==> inputs of run a <==
==> flow/design.v <==
`timescale 1ns/1ps
module array_mult_top (
    input             clk,
    input      [15:0] a,
    input      [15:0] b,
    output reg [31:0] p
);
    reg  [15:0] a_q, b_q;
    wire [31:0] prod;
    array_multiplier u_mult (
        .in_A(a_q),
        .in_B(b_q),
        .prod_out(prod)
    );
    always @(posedge clk) begin
        a_q <= a;
        b_q <= b;
        p   <= prod;
    end
endmodule

`timescale 1ns/1ps
module array_multiplier (
    input  [15:0] in_A,
    input  [15:0] in_B,
    output [31:0] prod_out
);
    wire [15:0] pp [15:0];   
    genvar i, j;
    generate
        for (i = 0; i < 16; i = i + 1) begin : GEN_PP_ROW
            for (j = 0; j < 16; j = j + 1) begin : GEN_PP_COL
                assign pp[i][j] = in_A[j] & in_B[i];
            end
        end
    endgenerate
    wire [31:0] row_sum [15:0];
    wire [31:0] row_carry [15:0];
    assign row_sum[0]   = {16'b0, pp[0]};
    assign row_carry[0] = 32'b0;
    genvar r;
    generate
        for (r = 1; r < 16; r = r + 1) begin : ADDER_ROWS
            wire [31:0] shifted_pp = { {16 - r{1'b0}}, pp[r], {r{1'b0}} };
            adder32 ADD_STAGE (
                .in_a(row_sum[r-1]),
                .in_b(shifted_pp),
                .cin(1'b0),
                .sum(row_sum[r]),
                .cout(row_carry[r])
            );
        end
    endgenerate
    assign prod_out = row_sum[15];
endmodule
module adder32 (
    input  [31:0] in_a,
    input  [31:0] in_b,
    input         cin,
    output [31:0] sum,
    output        cout
);
    wire [31:0] carry;
    genvar k;
    full_adder FA0 (.a(in_a[0]), .b(in_b[0]), .cin(cin), .sum(sum[0]), .cout(carry[0]));
    generate
        for (k = 1; k < 32; k = k + 1) begin : FA_CHAIN
            full_adder FAi (.a(in_a[k]), .b(in_b[k]), .cin(carry[k-1]), .sum(sum[k]), .cout(carry[k]));
        end
    endgenerate
    assign cout = carry[31];
endmodule
module full_adder (
    input  a,
    input  b,
    input  cin,
    output sum,
    output cout
);
    assign sum  = a ^ b ^ cin;
    assign cout = (a & b) | (b & cin) | (a & cin);
endmodule
==> flow/run.sh <==
#!/bin/bash
# the make line also repeats each setting of config.mk as NAME=value (left out here)
make -C /OpenROAD-flow-scripts/flow DESIGN_CONFIG=/design/flow/config.mk WORK_HOME=/design/flow/orfs CLKGATE_MAP_FILE= finish
==> flow/config.mk <==
export PLATFORM = sky130hd
export DESIGN_NAME = array_mult_top
export DESIGN_NICKNAME = array_mult_top
export VERILOG_FILES = /design/flow/design.v
export SDC_FILE = /design/flow/constraint.sdc
export NUM_CORES = 4
export LEC_CHECK = 0
export CAP_MARGIN = 25
export CORE_MARGIN = 2
export CORE_UTILIZATION = 72
export CTS_CLUSTER_SIZE = 25
export GPL_ROUTABILITY_DRIVEN = 1
export GPL_TIMING_DRIVEN = 1
export MIN_ROUTING_LAYER = met1
export PLACE_DENSITY_LB_ADDON = 0.18
export SETUP_SLACK_MARGIN = 2.47
export SLEW_MARGIN = 15
export TNS_END_PERCENT = 95
==> flow/constraint.sdc <==
create_clock -name core_clock -period 16.4 [get_ports {clk}]
set_input_delay 3.2800 -clock core_clock [delete_from_list [all_inputs] [get_ports {clk}]]
set_output_delay 3.2800 -clock core_clock [all_outputs]
set_load 0.01 [all_outputs]
==> run b: changes against run a <==
- CAP_MARGIN: 25 -> 20
- CORE_UTILIZATION: 72 -> 40
- CTS_CLUSTER_SIZE: 25 -> unset
- GPL_ROUTABILITY_DRIVEN: 1 -> unset
- GPL_TIMING_DRIVEN: 1 -> unset
- MIN_ROUTING_LAYER: met1 -> unset
- PLACE_DENSITY: unset -> 0.6
- PLACE_DENSITY_LB_ADDON: 0.18 -> unset
- SETUP_SLACK_MARGIN: 2.47 -> unset
- SLEW_MARGIN: 15 -> 20
- TNS_END_PERCENT: 95 -> unset
==> flow/constraint.sdc (replaced) <==
create_clock -name core_clock -period 20.0 [get_ports {clk}]
set_input_delay 4.0000 -clock core_clock [delete_from_list [all_inputs] [get_ports {clk}]]
set_output_delay 4.0000 -clock core_clock [all_outputs]
set_load 0.01 [all_outputs]
==> summary of the runs <==
Run b finished with timing, DRC and antenna clean. Run a finished but failed the layout checks on negative setup slack. In flip-flop count, run b and run a do not differ. In run b the wire length is lower than in run a, by about 24%. Between run b and run a, the lower setup slack is in run a (gap 3100 ps). Between run b and run a, the lower maximum frequency is in run b (gap 2.8%, measured against run a). Synthesized cell count is the same in run b and run a. Against run b, the worst hold slack of run a is higher by 60 ps. Global-route usage: run a is higher than run b (17 points). Final area: run b is smaller than run a (2.1%).
==> figures <==
| item | run a | run b |
|---|---|---|
| Layout clock buffers | 11 | 12 |
| Met2 Wirelength | 9220 um | 6740 um |
| Tool warnings | 29 | 27 |
| Global-route met1 utilization | 0.317 | 0.136 |
| Met2 demand-to-capacity share in global routing | 0.564 | 0.241 |
| Final critical-path share of the clock period | 1.16 | 0.975 |
| Number of global-route vias before repair | 6001 | 5046 |
| Via-to-Cell Ratio | 5.38 | 4.38 |
| Result of the run | failed layout checks | finished clean |
| Reasons for failing layout checks | negative setup slack | - |
| Nets@finish | 1017 | 1004 |
| Seq/total area | 0.134 | 0.137 |
| Met3 Usage GRT | 0.0598 | 0.0255 |
| Die y size | 110 um | 147 um |
| Average routed wire per standard cell | 17.8 um | 12.0 um |
| Logic depth of the worst register-to-register path | 51 | 55 |
| Routed met1 length | 5330 um | 4730 um |
| Worst Setup Slack post-DPL | -3000 ps | -160 ps |
| Floorplan core area | 10900 um2 | 20100 um2 |

========
==> inputs of job 277 <==
Starts from the design.v that is shown in full above.
clock: 16.1 ns
lec_check: 0
abc_area: 1
cap_margin: 20
core_margin: 2
core_utilization: 72
cts_cluster_diameter: 364
place_density_lb_addon: 0.01
setup_slack_margin: -0.82
slew_margin: 20
tns_end_percent: 40
run.sh (not shown) runs the stock make flow with config.mk's settings and CLKGATE_MAP_FILE=.
==> job 3770: changes against job 277 <==
==> flow/config.mk (replaced) <==
export PLATFORM = sky130hd
export DESIGN_NAME = array_mult_top
export DESIGN_NICKNAME = array_mult_top
export VERILOG_FILES = /design/flow/design.v
export SDC_FILE = /design/flow/constraint.sdc
export NUM_CORES = 4
export LEC_CHECK = 0
export CAP_MARGIN = 20
export CORE_MARGIN = 2
export CORE_UTILIZATION = 72
export CTS_CLUSTER_SIZE = 32
export PLACE_DENSITY_LB_ADDON = 0.15
export SETUP_SLACK_MARGIN = -1.61
export SLEW_MARGIN = 20
==> results_dict.tcl <==
# yosys + openroad results
set metrics [dict create \
    status "finished with violations" \
    check-failures "negative setup slack" \
    comb_area_share_pct 69.3 \
    finalNonFillerCells 888 \
    tns_ps -17300 \
    setup_violations 10 \
    routed_via_density 5.42 \
    setup_ws_ps -3020 \
    wl_met2_mm 9.27 \
]
That was job 3770.
==> results_dict.tcl <==
# yosys + openroad results
set metrics [dict create \
    check-failures "negative setup slack" \
    comb_area_share_pct 61.7 \
    setup_ws_ps -2750 \
    tns_ps -14600 \
    routed_via_density 4.86 \
    setup_violations 9 \
    wl_met2_mm 9.44 \
    status "finished with violations" \
]
That was job 277.

========
==> run Z <==
Starts from the design.v that is shown in full above.
==> flow/config.mk <==
export PLATFORM = sky130hd
export DESIGN_NAME = array_mult_top
export DESIGN_NICKNAME = array_mult_top
export VERILOG_FILES = /design/flow/design.v
export SDC_FILE = /design/flow/constraint.sdc
export NUM_CORES = 4
export LEC_CHECK = 0
export ABC_AREA = 0
export CAP_MARGIN = 20
export CORE_MARGIN = 2
export CORE_UTILIZATION = 72
export PLACE_DENSITY = 0.38
export SLEW_MARGIN = 20
export TNS_END_PERCENT = 20
==> flow/constraint.sdc <==
create_clock -name core_clock -period 10.9 [get_ports {clk}]
set_input_delay 2.1800 -clock core_clock [delete_from_list [all_inputs] [get_ports {clk}]]
set_output_delay 2.1800 -clock core_clock [all_outputs]
set_load 0.01 [all_outputs]
==> inputs of run D, as changes to run Z <==
- ABC_AREA: 0 -> 1
- CORE_UTILIZATION: 72 -> 71
- CTS_CLUSTER_DIAMETER: default -> 206
- PLACE_DENSITY: 0.38 -> default
- PLACE_DENSITY_LB_ADDON: default -> 0.06
- TNS_END_PERCENT: 20 -> default
==> flow/constraint.sdc (replaced) <==
create_clock -name core_clock -period 16.1 [get_ports {clk}]
set_input_delay 3.2200 -clock core_clock [delete_from_list [all_inputs] [get_ports {clk}]]
set_output_delay 3.2200 -clock core_clock [all_outputs]
set_load 0.01 [all_outputs]
==> inputs of run K, as changes to run Z <==
- ABC_AREA: 0 -> default
- CORE_UTILIZATION: 72 -> 68
- PLACE_DENSITY: 0.38 -> 0.6
- SETUP_SLACK_MARGIN: default -> 2.75
- TNS_END_PERCENT: 20 -> 5
==> flow/constraint.sdc (replaced) <==
create_clock -name core_clock -period 20.0 [get_ports {clk}]
set_input_delay 4.0000 -clock core_clock [delete_from_list [all_inputs] [get_ports {clk}]]
set_output_delay 4.0000 -clock core_clock [all_outputs]
set_load 0.01 [all_outputs]
==> inputs of run R, as changes to run Z <==
- ABC_AREA: 0 -> default
- CORE_UTILIZATION: 72 -> 66
- PLACE_DENSITY: 0.38 -> default
- SETUP_SLACK_MARGIN: default -> 1.6
- TNS_END_PERCENT: 20 -> default
==> flow/constraint.sdc (replaced) <==
create_clock -name core_clock -period 9.2 [get_ports {clk}]
set_input_delay 1.8400 -clock core_clock [delete_from_list [all_inputs] [get_ports {clk}]]
set_output_delay 1.8400 -clock core_clock [all_outputs]
set_load 0.01 [all_outputs]
==> summary.txt <==
Implementation results

The run finished with no timing, DRC or antenna violations. The area figure in the yosys stat output is 8153 µm².

The worst path in the final design needs a cycle of 19.16 ns, including I/O delays and setup. The sequential cells in the finished layout cover a total of 1291 µm². The endpoint of the worst hold-timing path is p[1]$_DFF_P_.

The synthesis-to-layout area growth is 14.76%. The final layout contains routed wiring with a total length of 12620 µm.
-- figures above: run K

==> summary.txt <==
Implementation results

The layout checks failed on setup timing. The number of endpoints failing setup at the final stage is 21. The setup slack of the critical path after layout is -9.678 ns. The flow ran to the end, but the layout failed its checks. Per the layout area report, the register area comes to 1290 µm².

After layout, the minimum clock period comes to 18.88 ns. The area figure in the yosys stat output is 8153 µm². From synthesis to final layout, the design area changed by 18.92%. The endpoint of the worst hold-timing path is p[0]$_DFF_P_.
-- figures above: run R

==> summary.txt <==
Implementation results

The final timing report gives a worst setup slack of -2.707 ns. The endpoint of the worst hold-timing path is p[1]$_DFF_P_. The storage element area is 1291 µm². The overall routed net length is 15970 µm. After synthesis, the chip area reported by Yosys is 8811 µm². The worst path in the final design needs a cycle of 18.81 ns, including I/O delays and setup. The flow ran to the end, but the layout failed its checks. The layout checks failed on setup timing.

The number of endpoints failing setup at the final stage is 9.
-- figures above: run D

==> summary.txt <==
Implementation results

In the post-route report, total wirelength is listed as 15300 µm. The run finished, with violations left.

The layout checks failed on setup timing. In the hold report, the worst path ends at p[0]$_DFF_P_. The final report lists the setup-violating endpoint count as 19. The setup slack of the critical path after layout is -8.127 ns. In this run the layout overhead on the synthesized area is reported as 19.77%.
-- figures above: run Z


========
==> job 5426 <==
Starts from the design.v that is shown in full above.
clock: 20.0 ns
lec_check: 0
abc_area: 0
cap_margin: 20
core_aspect_ratio: 0.5
core_margin: 2
core_utilization: 53
cts_cluster_diameter: 322
cts_cluster_size: 100
gpl_timing_driven: 1
place_density: 0.6
slew_margin: 20
tns_end_percent: 20
==> inputs of job 3512, as changes to job 5426 <==
Settings changed: ABC_AREA 0 to default, CELL_PAD_IN_SITES_DETAIL_PLACEMENT from default to 2, CELL_PAD_IN_SITES_GLOBAL_PLACEMENT from default to 1, CORE_ASPECT_RATIO 0.5 to default, CORE_UTILIZATION 53 to 40, CTS_CLUSTER_DIAMETER 322 to default, CTS_CLUSTER_SIZE 100 to 98, GPL_TIMING_DRIVEN 1 to default, MAX_ROUTING_LAYER from default to met4, PLACE_DENSITY 0.6 to 0.56, SETUP_SLACK_MARGIN from default to 0.73, SLEW_MARGIN 20 to 40, TNS_END_PERCENT 20 to default.
==> inputs of job 6112, as changes to job 5426 <==
Settings changed: ABC_AREA 0 to default, CELL_PAD_IN_SITES_DETAIL_PLACEMENT from default to 2, CORE_ASPECT_RATIO 0.5 to 1.18, CORE_UTILIZATION 53 to 40, CTS_CLUSTER_DIAMETER 322 to 274, CTS_CLUSTER_SIZE 100 to 74, GPL_TIMING_DRIVEN 1 to default, MIN_ROUTING_LAYER from default to met2, PLACE_DENSITY 0.6 to default, SLEW_MARGIN 20 to 30, TNS_END_PERCENT 20 to 10.
==> results <==
Job 3512 ran to the end with no violations. Job 6112 produced a layout that fails on setup timing. Job 5426 completed without violations. First-iteration DRC count: job 6112 > job 5426 > job 3512. Cell area, lowest first: job 5426, job 6112, job 3512. Critical path depth: job 6112 is lower than job 3512 (2). Worst setup slack, highest first: job 3512, job 5426, job 6112. Synthesized cell count is the same in job 3512 and job 6112.

========
==> inputs of job 5573 <==
RTL: the design.v shown in full above, as it stands there.
make LEC_CHECK=0 ABC_AREA=1 CAP_MARGIN=20 CORE_MARGIN=2 CORE_UTILIZATION=72 CTS_CLUSTER_SIZE=73 PLACE_DENSITY=0.38 SETUP_SLACK_MARGIN=2.58 SLEW_MARGIN=20 TNS_END_PERCENT=20 finish   # period 10.9 ns
==> inputs of job 8493, as changes to job 5573 <==
==> flow/config.mk (replaced) <==
export PLATFORM = sky130hd
export DESIGN_NAME = array_mult_top
export DESIGN_NICKNAME = array_mult_top
export VERILOG_FILES = /design/flow/design.v
export SDC_FILE = /design/flow/constraint.sdc
export NUM_CORES = 4
export LEC_CHECK = 0
export CAP_MARGIN = 20
export CORE_MARGIN = 2
export CORE_UTILIZATION = 40
export PLACE_DENSITY = 0.6
export SLEW_MARGIN = 20
==> flow/constraint.sdc (replaced) <==
create_clock -name core_clock -period 19.6 [get_ports {clk}]
set_input_delay 3.9200 -clock core_clock [delete_from_list [all_inputs] [get_ports {clk}]]
set_output_delay 3.9200 -clock core_clock [all_outputs]
set_load 0.01 [all_outputs]
==> comparison table <==
| item | job 8493 | job 5573 |
|---|---|---|
| Status | timing/DRC/antenna clean | failed layout checks |
| Violated checks | - | negative setup slack |
| Startpoint of the worst-slack reg-to-reg timing path | b_q[1] | a_q[0] |
| Number of fill cells | 1797 | 671 |
| Total wirelength of the detailed-routed design | 12.1 mm | 15.6 mm |
| Chip footprint | 21500 um2 | 13100 um2 |
| Number of global-route vias before repair | 5300 | 6070 |
| Count of buffer and inverter cells on the critical path | 8 | 5 |
| R2R setup slack | 0.38 ns | -7.91 ns |
| Arrival time of data at the critical path endpoint | 19.51 ns | 19.10 ns |
| Count leader, synth | fa_1 | inv_1 |
| Worst hold endpoint | p[0] | p[1] |
| Violation count after the first detailed-route iteration | 58 | 250 |
| Final setup violating endpoints | 0 | 19 |
| Simple-Gate Fraction of Synth Area | 0.189 | 0.109 |

========
==> job 8441: inputs <==
Starts from the design.v that is shown in full above.
Settings: LEC_CHECK=0, CAP_MARGIN=10, CORE_MARGIN=2, CORE_UTILIZATION=70, CTS_CLUSTER_SIZE=15, SETUP_SLACK_MARGIN=-0.84, SLEW_MARGIN=20; clock period 9.2 ns.
==> job 7184: changes against job 8441 <==
--- a/flow/config.mk
+++ b/flow/config.mk
@@ -6,8 +6,10 @@
 export NUM_CORES = 4
 export LEC_CHECK = 0
-export CAP_MARGIN = 10
+export CAP_MARGIN = 20
 export CORE_MARGIN = 2
-export CORE_UTILIZATION = 70
-export CTS_CLUSTER_SIZE = 15
-export SETUP_SLACK_MARGIN = -0.84
+export CORE_UTILIZATION = 71
+export CTS_CLUSTER_DIAMETER = 193
+export CTS_CLUSTER_SIZE = 32
+export PLACE_DENSITY_LB_ADDON = 0.28
+export SETUP_SLACK_MARGIN = 2.31
 export SLEW_MARGIN = 20
==> flow/constraint.sdc (replaced) <==
create_clock -name core_clock -period 16.1 [get_ports {clk}]
set_input_delay 3.2200 -clock core_clock [delete_from_list [all_inputs] [get_ports {clk}]]
set_output_delay 3.2200 -clock core_clock [all_outputs]
set_load 0.01 [all_outputs]
==> job 9715: changes against job 8441 <==
--- a/flow/config.mk
+++ b/flow/config.mk
@@ -6,8 +6,8 @@
 export NUM_CORES = 4
 export LEC_CHECK = 0
-export CAP_MARGIN = 10
+export ABC_AREA = 1
+export CAP_MARGIN = 20
 export CORE_MARGIN = 2
-export CORE_UTILIZATION = 70
-export CTS_CLUSTER_SIZE = 15
-export SETUP_SLACK_MARGIN = -0.84
+export CORE_UTILIZATION = 72
+export PLACE_DENSITY = 0.6
 export SLEW_MARGIN = 20
==> flow/constraint.sdc (replaced) <==
create_clock -name core_clock -period 18.9 [get_ports {clk}]
set_input_delay 3.7800 -clock core_clock [delete_from_list [all_inputs] [get_ports {clk}]]
set_output_delay 3.7800 -clock core_clock [all_outputs]
set_load 0.01 [all_outputs]
==> results <==
| metric | job 7184 | job 9715 | job 8441 |
|---|---|---|---|
| Run status | finished with violations | finished with violations | finished with violations |
| Violated checks | setup timing | setup timing | setup timing |
| Worst-case register-to-register setup slack | -2980 ps | -130 ps | -9670 ps |
| Register fraction of the total cell area | 0.134 | 0.131 | 0.132 |
| Instance count of the mapped netlist | 680 | 936 | 680 |
| Worst path required time | 16400 ps | 19190 ps | 9490 ps |
| Critical path data arrival time | 19380 ps | 19320 ps | 19170 ps |
| Estimated wirelength of the detail-placed design | 11.4 mm | 11.4 mm | 11.3 mm |
| Total area of multi-input combinational cells | 0.00672 mm^2 | 0.00605 mm^2 | 0.00677 mm^2 |
| Routed wire length | 15.4 mm | 14.1 mm | 14.2 mm |
| Well-Tap Cells | 143 | 147 | 143 |
| Critical path's largest stage delay | 590 ps | 600 ps | 570 ps |
| # resized after CTS | 56 | 54 | 56 |
| Synth Area in Simple Gates | 0.189 | 0.109 | 0.189 |
| Beginning of the worst hold path | a_q[1]$_DFF_P_ | b_q[0]$_DFF_P_ | a_q[0]$_DFF_P_ |
| Hold depth | 2 | 3 | 1 |
| Number of nets at the end of the flow | 1017 | 1233 | 1024 |
| Cell Count, Final, Fillers Out | 892 | 1112 | 899 |
| Chip area | 0.0124 mm^2 | 0.0131 mm^2 | 0.0125 mm^2 |
| Critical Path Source | b_q[0]$_DFF_P_ | a_q[1]$_DFF_P_ | b_q[0]$_DFF_P_ |
| Initial core utilization | 0.720 | 0.737 | 0.717 |
| Sequential element share of the synthesized area | 0.157 | 0.145 | 0.157 |
